==> inputs of build 81 <==
// rv32i_core
module rv32i_core(clk,rst,imem_data,dmem_rdata,  
                  imem_addr,dmem_addr,dmem_wdata,dmem_we,dmem_size  
                  );
Settings: LEC_CHECK=0, CAP_MARGIN=15, CORE_ASPECT_RATIO=0.87, CORE_MARGIN=2, CORE_UTILIZATION=72, CTS_CLUSTER_SIZE=37, HOLD_SLACK_MARGIN=0.29, SETUP_SLACK_MARGIN=1.83, SLEW_MARGIN=20, TNS_END_PERCENT=10; clock period 6.3 ns.
run.sh (not shown) runs the stock make flow with config.mk's settings and CLKGATE_MAP_FILE=.
==> build 52 (differences from build 81) <==
==> flow/config.mk (replaced) <==
export PLATFORM = sky130hd
export DESIGN_NAME = rv32i_core
export DESIGN_NICKNAME = rv32i_core
export VERILOG_FILES = /design/flow/design.v
export SDC_FILE = /design/flow/constraint.sdc
export NUM_CORES = 4
export LEC_CHECK = 0
export CAP_MARGIN = 20
export CORE_MARGIN = 2
export CORE_UTILIZATION = 66
export CTS_CLUSTER_SIZE = 41
export SETUP_SLACK_MARGIN = 1.43
export SLEW_MARGIN = 20
==> flow/constraint.sdc (replaced) <==
create_clock -name core_clock -period 5.71 [get_ports {clk}]
set_input_delay 1.1420 -clock core_clock [delete_from_list [all_inputs] [get_ports {clk}]]
set_output_delay 1.1420 -clock core_clock [all_outputs]
set_load 0.01 [all_outputs]
==> build 43 (differences from build 81) <==
==> flow/config.mk (replaced) <==
export PLATFORM = sky130hd
export DESIGN_NAME = rv32i_core
export DESIGN_NICKNAME = rv32i_core
export VERILOG_FILES = /design/flow/design.v
export SDC_FILE = /design/flow/constraint.sdc
export NUM_CORES = 4
export LEC_CHECK = 0
export ABC_AREA = 1
export CAP_MARGIN = 20
export CELL_PAD_IN_SITES_DETAIL_PLACEMENT = 1
export CORE_MARGIN = 2
export CORE_UTILIZATION = 40
export CTS_CLUSTER_DIAMETER = 183
export GPL_ROUTABILITY_DRIVEN = 0
export MIN_ROUTING_LAYER = met2
export SLEW_MARGIN = 5
==> flow/constraint.sdc (replaced) <==
create_clock -name core_clock -period 12.3 [get_ports {clk}]
set_input_delay 2.4600 -clock core_clock [delete_from_list [all_inputs] [get_ports {clk}]]
set_output_delay 2.4600 -clock core_clock [all_outputs]
set_load 0.01 [all_outputs]
==> summary of the runs <==
Build 81 failed in global routing (GRT-0116). Build 52 aborted during global routing with GRT-0232. Build 43 stopped in global routing with GRT-0116.
Synthesized cell count is the same in build 52 and build 81.
Die size, lowest first: build 81, build 52, build 43.
Of build 43 and build 52, build 43 has the higher synthesized area (gap about 1.8%, measured against build 52).

---

==> run D: inputs <==
Starting RTL as in the previous note.
Settings: LEC_CHECK=0, CAP_MARGIN=20, CORE_MARGIN=2, CORE_UTILIZATION=68, CTS_CLUSTER_SIZE=41, SETUP_SLACK_MARGIN=1.31, SLEW_MARGIN=20; clock period 5.58 ns.
==> run X (differences from run D) <==
==> flow/config.mk (replaced) <==
export PLATFORM = sky130hd
export DESIGN_NAME = rv32i_core
export DESIGN_NICKNAME = rv32i_core
export VERILOG_FILES = /design/flow/design.v
export SDC_FILE = /design/flow/constraint.sdc
export NUM_CORES = 4
export LEC_CHECK = 0
export ABC_AREA = 1
export CAP_MARGIN = 0
export CELL_PAD_IN_SITES_DETAIL_PLACEMENT = 2
export CORE_MARGIN = 2
export CORE_UTILIZATION = 71
export CTS_CLUSTER_DIAMETER = 183
export CTS_CLUSTER_SIZE = 35
export GPL_ROUTABILITY_DRIVEN = 0
export GPL_TIMING_DRIVEN = 0
export MAX_ROUTING_LAYER = met4
export MIN_ROUTING_LAYER = met2
export SLEW_MARGIN = 5
==> flow/constraint.sdc (replaced) <==
create_clock -name core_clock -period 12.3 [get_ports {clk}]
set_input_delay 2.4600 -clock core_clock [delete_from_list [all_inputs] [get_ports {clk}]]
set_output_delay 2.4600 -clock core_clock [all_outputs]
set_load 0.01 [all_outputs]
==> run R (differences from run D) <==
--- a/flow/config.mk
+++ b/flow/config.mk
@@ -7,7 +7,6 @@
 export LEC_CHECK = 0
 export CAP_MARGIN = 20
 export CORE_MARGIN = 2
-export CORE_UTILIZATION = 68
-export CTS_CLUSTER_SIZE = 41
-export SETUP_SLACK_MARGIN = 1.31
+export CORE_UTILIZATION = 58
+export CTS_CLUSTER_SIZE = 21
 export SLEW_MARGIN = 20
==> flow/constraint.sdc (replaced) <==
create_clock -name core_clock -period 4.36 [get_ports {clk}]
set_input_delay 0.8720 -clock core_clock [delete_from_list [all_inputs] [get_ports {clk}]]
set_output_delay 0.8720 -clock core_clock [all_outputs]
set_load 0.01 [all_outputs]
==> results <==
Run D died in global routing (5_1_grt). Run X stopped in detailed placement (3_5_place_dp). Run R completed, yet does not pass: negative setup slack. Of run X and run R, run X has the higher area after synthesis (gap 1.8%, measured against run R). Synthesized cell count is the same in run D and run R. In run D the die size is smaller than in run R, by about 15%.

---

==> 10-16 <==
Starting RTL as in the previous note.
clock: 5.78 ns
lec_check: 0
cap_margin: 35
core_margin: 2
core_utilization: 66
cts_cluster_size: 37
slew_margin: 30
==> inputs of 10-03, as changes to 10-16 <==
CAP_MARGIN = 30   (was 35)
CORE_UTILIZATION = 72   (was 66)
HOLD_SLACK_MARGIN = 0.29   (was unset)
SETUP_SLACK_MARGIN = -0.48   (was unset)
SLEW_MARGIN = 20   (was 30)
==> flow/constraint.sdc (replaced) <==
create_clock -name core_clock -period 6.3 [get_ports {clk}]
set_input_delay 1.2600 -clock core_clock [delete_from_list [all_inputs] [get_ports {clk}]]
set_output_delay 1.2600 -clock core_clock [all_outputs]
set_load 0.01 [all_outputs]
==> inputs of 03-19, as changes to 10-16 <==
CAP_MARGIN = 20   (was 35)
CORE_UTILIZATION = 40   (was 66)
CTS_CLUSTER_SIZE = unset   (was 37)
SLEW_MARGIN = 20   (was 30)
==> flow/constraint.sdc (replaced) <==
create_clock -name core_clock -period 7.86 [get_ports {clk}]
set_input_delay 1.5720 -clock core_clock [delete_from_list [all_inputs] [get_ports {clk}]]
set_output_delay 1.5720 -clock core_clock [all_outputs]
set_load 0.01 [all_outputs]
==> inputs of 11-18, as changes to 10-16 <==
CAP_MARGIN = 5   (was 35)
CORE_ASPECT_RATIO = 1.33   (was unset)
CORE_MARGIN = 4   (was 2)
CORE_UTILIZATION = 28   (was 66)
CTS_CLUSTER_SIZE = unset   (was 37)
GPL_TIMING_DRIVEN = 0   (was unset)
PLACE_DENSITY = 0.6   (was unset)
SLEW_MARGIN = 20   (was 30)
TNS_END_PERCENT = 100   (was unset)
==> flow/constraint.sdc (replaced) <==
create_clock -name core_clock -period 7.11 [get_ports {clk}]
set_input_delay 1.4220 -clock core_clock [delete_from_list [all_inputs] [get_ports {clk}]]
set_output_delay 1.4220 -clock core_clock [all_outputs]
set_load 0.01 [all_outputs]
==> notes <==
10-16 died in global routing with GRT-0232. 11-18 finished with negative setup slack left. 03-19 ran to the end with no violations. 10-03 aborted during global routing. Between 11-18 and 03-19, the lower sequential power is in 03-19 (gap about 10%, measured against 03-19). Between 03-19 and 11-18, the lower wire length is in 03-19 (gap about 20%, measured against 11-18). Of 11-18 and 03-19, 11-18 has the higher maximum frequency (gap about 7%, measured against 03-19). Synthesized cell count is the same in 10-03 and 03-19. Against 03-19, the first-iteration DRC count of 11-18 is higher by 27%.
==> figures <==
Status: 10-03 stopped before the end; 10-16 stopped before the end; 03-19 complete, no violations; 11-18 failed layout checks
Last stage reached: 10-03 global routing; 10-16 global routing; 03-19 -; 11-18 -
Violated checks: 10-03 -; 10-16 -; 03-19 -; 11-18 negative setup slack
Critical Path Sink Type: 10-03 -; 10-16 -; 03-19 flop; 11-18 flop
Max Buffers Root-to-Sink: 10-03 3; 10-16 3; 03-19 3; 11-18 4
Number of cells on the critical path: 10-03 -; 10-16 -; 03-19 21; 11-18 21
Vias per cell: 10-03 -; 10-16 -; 03-19 6.02; 11-18 5.56
Clock network power: 10-03 -; 10-16 -; 03-19 10600 uW; 11-18 11000 uW
Capture point of the worst reg-to-reg path: 10-03 -; 10-16 -; 03-19 Decode.D_E_Reg.ALUCtrlE[4]; 11-18 Execute.E_M_Reg.ALUResultM[0]
CTS tree: 10-03 -; 10-16 -; 03-19 yes; 11-18 yes
Total wire length after detailed routing: 10-03 -; 10-16 -; 03-19 276 mm; 11-18 343 mm
Required time worst endpoint: 10-03 -; 10-16 -; 03-19 8.58 ns; 11-18 7.67 ns
Logic cell area: 10-03 -; 10-16 -; 03-19 0.0323 mm2; 11-18 0.0331 mm2

---

==> inputs of run Z <==
Starting RTL as in the previous note.
Settings: LEC_CHECK=0, ABC_AREA=1, CAP_MARGIN=20, CORE_MARGIN=2, CORE_UTILIZATION=69, CTS_CLUSTER_DIAMETER=354, CTS_CLUSTER_SIZE=21, HOLD_SLACK_MARGIN=0.29, PLACE_DENSITY_LB_ADDON=0.04, SETUP_SLACK_MARGIN=1.26, SLEW_MARGIN=20; clock period 4.36 ns.
==> run E: changes against run Z <==
Settings changed: ABC_AREA 1 to default, CORE_UTILIZATION 69 to 66, CTS_CLUSTER_DIAMETER 354 to default, CTS_CLUSTER_SIZE 21 to default, HOLD_SLACK_MARGIN 0.29 to default, PLACE_DENSITY_LB_ADDON 0.04 to default, SETUP_SLACK_MARGIN 1.26 to default, SLEW_MARGIN 20 to 30.
==> flow/constraint.sdc (replaced) <==
create_clock -name core_clock -period 5.78 [get_ports {clk}]
set_input_delay 1.1560 -clock core_clock [delete_from_list [all_inputs] [get_ports {clk}]]
set_output_delay 1.1560 -clock core_clock [all_outputs]
set_load 0.01 [all_outputs]
==> run P: changes against run Z <==
Settings changed: CELL_PAD_IN_SITES_DETAIL_PLACEMENT from default to 2, CORE_UTILIZATION 69 to 52, CTS_CLUSTER_DIAMETER 354 to 183, CTS_CLUSTER_SIZE 21 to default, GPL_ROUTABILITY_DRIVEN from default to 0, GPL_TIMING_DRIVEN from default to 0, HOLD_SLACK_MARGIN 0.29 to default, MIN_ROUTING_LAYER from default to met2, PLACE_DENSITY_LB_ADDON 0.04 to default, SETUP_SLACK_MARGIN 1.26 to default, SLEW_MARGIN 20 to 5.
==> flow/constraint.sdc (replaced) <==
create_clock -name core_clock -period 12.3 [get_ports {clk}]
set_input_delay 2.4600 -clock core_clock [delete_from_list [all_inputs] [get_ports {clk}]]
set_output_delay 2.4600 -clock core_clock [all_outputs]
set_load 0.01 [all_outputs]
==> run C: changes against run Z <==
Settings changed: ABC_AREA 1 to default, CAP_MARGIN 20 to 0, CORE_MARGIN 2 to 3, CORE_UTILIZATION 69 to 58, CTS_CLUSTER_DIAMETER 354 to default, CTS_CLUSTER_SIZE 21 to default, GPL_TIMING_DRIVEN from default to 1, HOLD_SLACK_MARGIN 0.29 to default, MAX_ROUTING_LAYER from default to met5, MIN_ROUTING_LAYER from default to met1, PLACE_DENSITY_LB_ADDON 0.04 to 0.06, SETUP_SLACK_MARGIN 1.26 to -0.33.
==> flow_metrics.py <==
# Physical implementation metrics
metrics = {
    "cts": {
        "post_cts_buffers": 12,
        "cts_buffer_depth": 3,
    },
    "floorplanning": {
        "dieArea_um2": 138000,
    },
    "synth": {
        "avgSynthCellArea_um2": 14.4,
        "muxShareOfSynthArea_pct": 21.7,
    },
    "status": {
        "failed_checks": "negative setup slack",
        "status": "failed layout checks",
    },
    "global_routing": {
        "grt_use_total_pct": 43.3,
    },
    "timing": {
        "setup_viol": 389,
        "setup_slack_ns": -1.47,
    },
}
# the run above: run C

==> flow_metrics.py <==
# Generated from Yosys and OpenROAD reports
metrics = {
    "status": {
        "status": "did not finish",
        "stop_stage": "detailed placement (3_5_place_dp)",
        "error_line": "[ERROR DPL-0033] detailed placement checks failed during check placement.",
    },
    "floorplanning": {
        "dieArea_um2": 155000,
    },
    "synth": {
        "avgSynthCellArea_um2": 8.94,
    },
}
# the run above: run P

==> flow_metrics.py <==
# Generated from Yosys and OpenROAD reports
metrics = {
    "status": {
        "status": "did not finish",
        "stop_stage": "global routing (5_1_grt)",
        "error_line": "[ERROR GRT-0232] Routing congestion too high. Check the congestion heatmap in the GUI.",
    },
    "global_routing": {
        "grt_use_total_pct": 85.0,
    },
    "floorplanning": {
        "dieArea_um2": 120000,
    },
    "cts": {
        "post_cts_buffers": 44,
        "cts_buffer_depth": 3,
    },
}
# the run above: run E

==> flow_metrics.py <==
# Generated from Yosys and OpenROAD reports
metrics = {
    "status": {
        "status": "did not finish",
        "stop_stage": "global routing (5_1_grt)",
        "error_line": "[ERROR GRT-0232] Routing congestion too high. Check the congestion heatmap in the GUI.",
    },
    "floorplanning": {
        "dieArea_um2": 117000,
    },
    "cts": {
        "postCtsHoldBufs": 1,
        "post_cts_buffers": 37,
        "cts_buffer_depth": 3,
    },
    "synth": {
        "ys_area_um2": 79000,
        "muxShareOfSynthArea_pct": 0,
        "avgSynthCellArea_um2": 8.94,
    },
}
# the run above: run Z


---

==> inputs of v38 <==
rv32i_core again, from the RTL that the note above started with.
==> flow/config.mk <==
export PLATFORM = sky130hd
export DESIGN_NAME = rv32i_core
export DESIGN_NICKNAME = rv32i_core
export VERILOG_FILES = /design/flow/design.v
export SDC_FILE = /design/flow/constraint.sdc
export NUM_CORES = 4
export LEC_CHECK = 0
export ABC_AREA = 1
export CAP_MARGIN = 20
export CELL_PAD_IN_SITES_DETAIL_PLACEMENT = 1
export CELL_PAD_IN_SITES_GLOBAL_PLACEMENT = 2
export CORE_MARGIN = 7
export CORE_UTILIZATION = 57
export CTS_CLUSTER_DIAMETER = 61
export GPL_TIMING_DRIVEN = 1
export HOLD_SLACK_MARGIN = 0.24
export MAX_ROUTING_LAYER = met5
export MIN_ROUTING_LAYER = met2
export SETUP_SLACK_MARGIN = -0.16
export SLEW_MARGIN = 5
export TNS_END_PERCENT = 60
==> flow/constraint.sdc <==
create_clock -name core_clock -period 7.36 [get_ports {clk}]
set_input_delay 1.4720 -clock core_clock [delete_from_list [all_inputs] [get_ports {clk}]]
set_output_delay 1.4720 -clock core_clock [all_outputs]
set_load 0.01 [all_outputs]
==> v5 (differences from v38) <==
- ABC_AREA: 1 -> not set
- CELL_PAD_IN_SITES_DETAIL_PLACEMENT: 1 -> not set
- CELL_PAD_IN_SITES_GLOBAL_PLACEMENT: 2 -> not set
- CORE_MARGIN: 7 -> 2
- CORE_UTILIZATION: 57 -> 72
- CTS_CLUSTER_DIAMETER: 61 -> 357
- CTS_CLUSTER_SIZE: not set -> 37
- GPL_TIMING_DRIVEN: 1 -> not set
- HOLD_SLACK_MARGIN: 0.24 -> -0.05
- MAX_ROUTING_LAYER: met5 -> not set
- MIN_ROUTING_LAYER: met2 -> not set
- SETUP_SLACK_MARGIN: -0.16 -> 1.83
- SLEW_MARGIN: 5 -> 20
- TNS_END_PERCENT: 60 -> not set
==> flow/constraint.sdc (replaced) <==
create_clock -name core_clock -period 6.3 [get_ports {clk}]
set_input_delay 1.2600 -clock core_clock [delete_from_list [all_inputs] [get_ports {clk}]]
set_output_delay 1.2600 -clock core_clock [all_outputs]
set_load 0.01 [all_outputs]
==> v26 (differences from v38) <==
- CAP_MARGIN: 20 -> 10
- CELL_PAD_IN_SITES_DETAIL_PLACEMENT: 1 -> not set
- CORE_MARGIN: 7 -> 10
- CORE_UTILIZATION: 57 -> 24
- CTS_CLUSTER_DIAMETER: 61 -> 207
- GPL_TIMING_DRIVEN: 1 -> 0
- HOLD_SLACK_MARGIN: 0.24 -> not set
- MAX_ROUTING_LAYER: met5 -> met4
==> flow/constraint.sdc (replaced) <==
create_clock -name core_clock -period 13.9 [get_ports {clk}]
set_input_delay 2.7800 -clock core_clock [delete_from_list [all_inputs] [get_ports {clk}]]
set_output_delay 2.7800 -clock core_clock [all_outputs]
set_load 0.01 [all_outputs]
==> v21 (differences from v38) <==
- ABC_AREA: 1 -> not set
- CELL_PAD_IN_SITES_DETAIL_PLACEMENT: 1 -> not set
- CELL_PAD_IN_SITES_GLOBAL_PLACEMENT: 2 -> not set
- CORE_MARGIN: 7 -> 2
- CORE_UTILIZATION: 57 -> 68
- CTS_CLUSTER_DIAMETER: 61 -> not set
- CTS_CLUSTER_SIZE: not set -> 41
- GPL_TIMING_DRIVEN: 1 -> not set
- HOLD_SLACK_MARGIN: 0.24 -> not set
- MAX_ROUTING_LAYER: met5 -> not set
- MIN_ROUTING_LAYER: met2 -> not set
- SETUP_SLACK_MARGIN: -0.16 -> 1.61
- SLEW_MARGIN: 5 -> 20
- TNS_END_PERCENT: 60 -> not set
==> flow/constraint.sdc (replaced) <==
create_clock -name core_clock -period 5.6 [get_ports {clk}]
set_input_delay 1.1200 -clock core_clock [delete_from_list [all_inputs] [get_ports {clk}]]
set_output_delay 1.1200 -clock core_clock [all_outputs]
set_load 0.01 [all_outputs]
==> results.cfg <==
; flow metrics
[outcome]
outcome = stopped before the end
stop_error = [ERROR DPL-0033] detailed placement checks failed during check placement.
lastStage = clock tree synthesis (4_1_cts)

[synth]
sequential_to_total_area_share_from_yosys_stat_pct = 56.3
synth.cellmix.simpleShare_pct = 7.31
synth.top_cells.by_count = sky130_fd_sc_hd__edfxtp_1, sky130_fd_sc_hd__mux4_2, sky130_fd_sc_hd__dfrtp_1, sky130_fd_sc_hd__nand2_1, sky130_fd_sc_hd__nor2_1
synth.distinct_cells = 105

[die]
floorplan.core_util_pct = 68.8
core-area_sq_mm = 0.113
die_height_um = 342
That was v21.
==> results.cfg <==
; flow metrics
[outcome]
outcome = stopped before the end
lastStage = global routing (5_1_grt)
stop_error = [ERROR GRT-0116] Global routing finished with congestion. Check the congestion regions in the DRC Viewer.

[die]
die_height_um = 594
floorplan.core_util_pct = 24.1
core-area_sq_mm = 0.328

[synth]
synth.cellmix.simpleShare_pct = 20.5
sequential_to_total_area_share_from_yosys_stat_pct = 55.3
synth.distinct_cells = 57
synth.top_cells.by_count = sky130_fd_sc_hd__nor2_1, sky130_fd_sc_hd__nand2_1, sky130_fd_sc_hd__o21ai_0, sky130_fd_sc_hd__edfxtp_1, sky130_fd_sc_hd__nand3_1

[global_routing]
global_route.overflow_total = 1988
That was v26.
==> results.cfg <==
; flow metrics
[die]
core-area_sq_mm = 0.137
die_height_um = 386

[outcome]
lastStage = global placement without I/O (3_1_place_gp_skip_io)
stop_error = [ERROR GPL-0301] Utilization 104.568 % exceeds 100%.
outcome = stopped before the end

[synth]
sequential_to_total_area_share_from_yosys_stat_pct = 55.3
That was v38.
==> results.cfg <==
; flow metrics
[outcome]
stop_error = [ERROR GRT-0232] Routing congestion too high. Check the congestion heatmap in the GUI.
outcome = stopped before the end
lastStage = global routing (5_1_grt)

[die]
floorplan.core_util_pct = 72.5

[synth]
sequential_to_total_area_share_from_yosys_stat_pct = 56.3
synth.cellmix.simpleShare_pct = 7.31
That was v5.
Power figures rest on the tool's default switching activity, not on a simulated workload.
